==> job 2443: inputs <==
==> flow/design.v (excerpt) <==
module pow_5_pipe
(
    input             clock,
    input      [17:0] n,
    output reg [17:0] n_pow_5
);
    reg [17:0] n_1, n_2, n_3;
    reg [17:0] n_pow_2, n_pow_3, n_pow_4;
    always @(posedge clock)
    begin
        n_1 <= n;
        n_2 <= n_1;
        n_3 <= n_2;
        n_pow_2 <= n * n;
        n_pow_3 <= n_pow_2 * n_1;
        n_pow_4 <= n_pow_3 * n_2;
        n_pow_5 <= n_pow_4 * n_3;
    end
endmodule
Settings: LEC_CHECK=0, ABC_AREA=1, CAP_MARGIN=40, CORE_MARGIN=2, CORE_UTILIZATION=38, GPL_TIMING_DRIVEN=0, PLACE_DENSITY=0.68, SETUP_SLACK_MARGIN=1.01, SLEW_MARGIN=20; clock period 4.34 ns.
run.sh (not shown) runs the stock make flow with config.mk's settings and CLKGATE_MAP_FILE=.
==> inputs of job 548, as changes to job 2443 <==
==> flow/config.mk (replaced) <==
export PLATFORM = sky130hd
export DESIGN_NAME = pow_5_pipe
export DESIGN_NICKNAME = pow_5_pipe
export VERILOG_FILES = /design/flow/design.v
export SDC_FILE = /design/flow/constraint.sdc
export NUM_CORES = 4
export LEC_CHECK = 0
export ABC_AREA = 0
export CAP_MARGIN = 40
export CORE_MARGIN = 2
export CORE_UTILIZATION = 72
export CTS_CLUSTER_DIAMETER = 132
export PLACE_DENSITY = 0.37
export SETUP_SLACK_MARGIN = 0.19
export SLEW_MARGIN = 20
==> flow/constraint.sdc (replaced) <==
create_clock -name core_clock -period 5.04 [get_ports {clock}]
set_input_delay 1.0080 -clock core_clock [delete_from_list [all_inputs] [get_ports {clock}]]
set_output_delay 1.0080 -clock core_clock [all_outputs]
set_load 0.01 [all_outputs]
==> inputs of job 3410, as changes to job 2443 <==
==> flow/config.mk (replaced) <==
export PLATFORM = sky130hd
export DESIGN_NAME = pow_5_pipe
export DESIGN_NICKNAME = pow_5_pipe
export VERILOG_FILES = /design/flow/design.v
export SDC_FILE = /design/flow/constraint.sdc
export NUM_CORES = 4
export LEC_CHECK = 0
export CAP_MARGIN = 20
export CORE_MARGIN = 2
export CORE_UTILIZATION = 9
export SLEW_MARGIN = 20
==> flow/constraint.sdc (replaced) <==
create_clock -name core_clock -period 9.96 [get_ports {clock}]
set_input_delay 1.9920 -clock core_clock [delete_from_list [all_inputs] [get_ports {clock}]]
set_output_delay 1.9920 -clock core_clock [all_outputs]
set_load 0.01 [all_outputs]
==> comparison <==
- Job 3410 passed the timing, DRC and antenna checks. Job 548 finished with negative setup slack left. Job 2443 completed, yet does not pass: negative setup slack.
- Non-clock buffer count, lowest first: job 3410, job 2443, job 548.
- Wire length, highest first: job 548, job 2443, job 3410.
- Against job 2443, the sequential share of layout area of job 3410 is higher by 0.67 points.
- Against job 3410, the clock-buffer cell count of job 2443 is lower by 1.
==> figures <==
	job 3410	job 2443	job 548
Avg WL per Cell	8.394 µm	14.40 µm	20.09 µm
Smallest hold slack	0.3895 ns	0.3601 ns	0.3906 ns
Post-DP HPWL	38.13 mm	44.05 mm	41.33 mm
Uppermost metal layer occupied by signal nets	met4	met4	met5
Result of the run	finished clean	finished with violations	finished with violations
Violated checks	-	negative setup slack	negative setup slack
Worst setup path endpoint	n_pow_2[16]$_DFF_P_	n_pow_2[17]$_DFF_P_	n_pow_2[16]$_DFF_P_
Minimum setup slack among reg-to-reg paths	4.43 ns	-0.68 ns	-0.25 ns
Global-route wire length before repair	79.23 mm	92.84 mm	89.48 mm
Final cell area excluding filler cells	25820 µm²	29080 µm²	25480 µm²
Layout clock area frac	2.229%	2.074%	2.195%
Area fraction in compound gates after synthesis	3.177%	2.295%	3.177%

---

==> run a <==
pow_5_pipe again, from the RTL that the note above started with.
clock: 5.56 ns
lec_check: 0
cap_margin: 20
cell_pad_in_sites_global_placement: 3
core_aspect_ratio: 1.93
core_margin: 8
core_utilization: 40
cts_cluster_diameter: 288
cts_cluster_size: 68
gpl_routability_driven: 1
gpl_timing_driven: 0
place_density_lb_addon: 0.09
setup_slack_margin: 0.51
slew_margin: 5
==> run b: changes against run a <==
==> flow/config.mk (replaced) <==
export PLATFORM = sky130hd
export DESIGN_NAME = pow_5_pipe
export DESIGN_NICKNAME = pow_5_pipe
export VERILOG_FILES = /design/flow/design.v
export SDC_FILE = /design/flow/constraint.sdc
export NUM_CORES = 4
export LEC_CHECK = 0
export CAP_MARGIN = 20
export CORE_MARGIN = 9
export CORE_UTILIZATION = 40
export CTS_CLUSTER_DIAMETER = 264
export CTS_CLUSTER_SIZE = 100
export SLEW_MARGIN = 20
==> flow/constraint.sdc (replaced) <==
create_clock -name core_clock -period 6.4 [get_ports {clock}]
set_input_delay 1.2800 -clock core_clock [delete_from_list [all_inputs] [get_ports {clock}]]
set_output_delay 1.2800 -clock core_clock [all_outputs]
set_load 0.01 [all_outputs]
==> run c: changes against run a <==
==> flow/config.mk (replaced) <==
export PLATFORM = sky130hd
export DESIGN_NAME = pow_5_pipe
export DESIGN_NICKNAME = pow_5_pipe
export VERILOG_FILES = /design/flow/design.v
export SDC_FILE = /design/flow/constraint.sdc
export NUM_CORES = 4
export LEC_CHECK = 0
export CAP_MARGIN = 20
export CORE_MARGIN = 2
export CORE_UTILIZATION = 72
export PLACE_DENSITY = 0.4
export SETUP_SLACK_MARGIN = 0.52
export SLEW_MARGIN = 20
export TNS_END_PERCENT = 5
==> flow/constraint.sdc (replaced) <==
create_clock -name core_clock -period 3.89 [get_ports {clock}]
set_input_delay 0.7780 -clock core_clock [delete_from_list [all_inputs] [get_ports {clock}]]
set_output_delay 0.7780 -clock core_clock [all_outputs]
set_load 0.01 [all_outputs]
==> comparison table <==
Status: run c complete, but fails checks; run b complete, no violations; run a complete, no violations
Reasons for failing layout checks: run c setup timing; run b -; run a -
Pin count of the biggest net entering global routing: run c 19; run b 20; run a 17
Die area: run c 30760 µm²; run b 61470 µm²; run a 60880 µm²
DRC marker count from the first detailed-route iteration: run c 1085; run b 608; run a 605
Area of the core region: run c 28780 µm²; run b 51820 µm²; run a 52550 µm²
Maximum net fanout on the critical path: run c 6; run b 7; run a 6
WP buf/inv: run c 5; run b 5; run a 6
CP required: run c 4.29 ns; run b 6.80 ns; run a 5.88 ns
Core Rows: run c 62; run b 83; run a 117
Met3 WL: run c 3.099 mm; run b 1.603 mm; run a 1.028 mm
Unrepaired setup endpoints after global routing: run c true; run b false; run a true
Tally of OpenROAD warnings: run c 33; run b 28; run a 31
Total routing resource utilization after global routing: run c 0.3752; run b 0.1585; run a 0.2200

---

==> trial 86: inputs <==
==> flow/design.v <==
module pow_5_pipe
(
    input             clock,
    input      [17:0] n,
    output reg [17:0] n_pow_5
);
    reg [17:0] n_1, n_2, n_3;
    reg [17:0] n_pow_2, n_pow_3, n_pow_4;
    always @(posedge clock)
    begin
        n_1 <= n;
        n_2 <= n_1;
        n_3 <= n_2;
        n_pow_2 <= n * n;
        n_pow_3 <= n_pow_2 * n_1;
        n_pow_4 <= n_pow_3 * n_2;
        n_pow_5 <= n_pow_4 * n_3;
    end
endmodule
==> flow/run.sh <==
#!/bin/bash
# the make line also repeats each setting of config.mk as NAME=value (left out here)
make -C /OpenROAD-flow-scripts/flow DESIGN_CONFIG=/design/flow/config.mk WORK_HOME=/design/flow/orfs CLKGATE_MAP_FILE= finish
==> flow/config.mk <==
export PLATFORM = sky130hd
export DESIGN_NAME = pow_5_pipe
export DESIGN_NICKNAME = pow_5_pipe
export VERILOG_FILES = /design/flow/design.v
export SDC_FILE = /design/flow/constraint.sdc
export NUM_CORES = 4
export LEC_CHECK = 0
export ABC_AREA = 0
export CAP_MARGIN = 40
export CORE_ASPECT_RATIO = 0.91
export CORE_MARGIN = 2
export CORE_UTILIZATION = 72
export CTS_CLUSTER_SIZE = 22
export PLACE_DENSITY_LB_ADDON = 0.04
export SETUP_SLACK_MARGIN = 0.19
export SLEW_MARGIN = 20
==> flow/constraint.sdc <==
create_clock -name core_clock -period 5.37 [get_ports {clock}]
set_input_delay 1.0740 -clock core_clock [delete_from_list [all_inputs] [get_ports {clock}]]
set_output_delay 1.0740 -clock core_clock [all_outputs]
set_load 0.01 [all_outputs]
==> inputs of build 21, as changes to trial 86 <==
==> flow/config.mk (replaced) <==
export PLATFORM = sky130hd
export DESIGN_NAME = pow_5_pipe
export DESIGN_NICKNAME = pow_5_pipe
export VERILOG_FILES = /design/flow/design.v
export SDC_FILE = /design/flow/constraint.sdc
export NUM_CORES = 4
export LEC_CHECK = 0
export CAP_MARGIN = 20
export CORE_MARGIN = 2
export CORE_UTILIZATION = 72
export CTS_CLUSTER_SIZE = 15
export PLACE_DENSITY_LB_ADDON = 0.26
export SLEW_MARGIN = 20
==> flow/constraint.sdc (replaced) <==
create_clock -name core_clock -period 5.93 [get_ports {clock}]
set_input_delay 1.1860 -clock core_clock [delete_from_list [all_inputs] [get_ports {clock}]]
set_output_delay 1.1860 -clock core_clock [all_outputs]
set_load 0.01 [all_outputs]
==> qor summary <==
metric	trial 86	build 21
Grt met1 use	0.536	0.422
Count of filler cells inserted in the layout	1606	1814
Critical Path Fanout Max	5	6
Slew at the pin with the worst max-slew slack	0.674 ns	1.02 ns
Hold slack final	0.354 ns	0.357 ns
Combinational fraction of the cell area	0.680	0.696
Cell total after placement	2817	2785
Number of buffers and inverters on the critical path	6	5
Worst setup skew after layout	0.00930 ns	0.0104 ns
Met3 routed WL	5.37 mm	3.72 mm
Signal buffers share of area	0.0775	0.0518
Register-to-register setup slack	0.26 ns	0.44 ns
Worst slack at placement	-0.832 ns	-0.504 ns
Result of the run	complete, no violations	complete, no violations
Final estimated routing congestion in global placement	0.900	0.875
Post-layout net count	3150	3070

---

==> inputs of job 2714 <==
Starts from the design.v that is shown in full above.
==> flow/config.mk <==
export PLATFORM = sky130hd
export DESIGN_NAME = pow_5_pipe
export DESIGN_NICKNAME = pow_5_pipe
export VERILOG_FILES = /design/flow/design.v
export SDC_FILE = /design/flow/constraint.sdc
export NUM_CORES = 4
export LEC_CHECK = 0
export CAP_MARGIN = 20
export CORE_MARGIN = 2
export CORE_UTILIZATION = 69
export SLEW_MARGIN = 20
==> flow/constraint.sdc <==
create_clock -name core_clock -period 6.23 [get_ports {clock}]
set_input_delay 1.2460 -clock core_clock [delete_from_list [all_inputs] [get_ports {clock}]]
set_output_delay 1.2460 -clock core_clock [all_outputs]
set_load 0.01 [all_outputs]
==> job 4957 (differences from job 2714) <==
CORE_UTILIZATION = 64   (was 69)
MAX_ROUTING_LAYER = met4   (was not set)
==> flow/constraint.sdc (replaced) <==
create_clock -name core_clock -period 4.38 [get_ports {clock}]
set_input_delay 0.8760 -clock core_clock [delete_from_list [all_inputs] [get_ports {clock}]]
set_output_delay 0.8760 -clock core_clock [all_outputs]
set_load 0.01 [all_outputs]
==> job 3923 (differences from job 2714) <==
ABC_AREA = 1   (was not set)
CORE_ASPECT_RATIO = 1.43   (was not set)
CORE_UTILIZATION = 72   (was 69)
CTS_CLUSTER_SIZE = 10   (was not set)
==> flow/constraint.sdc (replaced) <==
create_clock -name core_clock -period 4.27 [get_ports {clock}]
set_input_delay 0.8540 -clock core_clock [delete_from_list [all_inputs] [get_ports {clock}]]
set_output_delay 0.8540 -clock core_clock [all_outputs]
set_load 0.01 [all_outputs]
==> comparison <==
Job 3923 died in 5_1_grt on GRT-0232. Job 2714 passed the timing, DRC and antenna checks. Job 4957 reached the layout checks and failed them: setup timing. Between job 2714 and job 4957, the lower clock skew is in job 2714 (gap 1.8 ps). Die size: job 4957 is higher than job 3923 (about 5%). Non-clock buffer count: job 2714 is lower than job 4957 (293). Synthesized cell count is the same in job 4957 and job 2714. Of job 4957 and job 2714, job 2714 has the higher sequential share of layout area (gap 1.0 points).
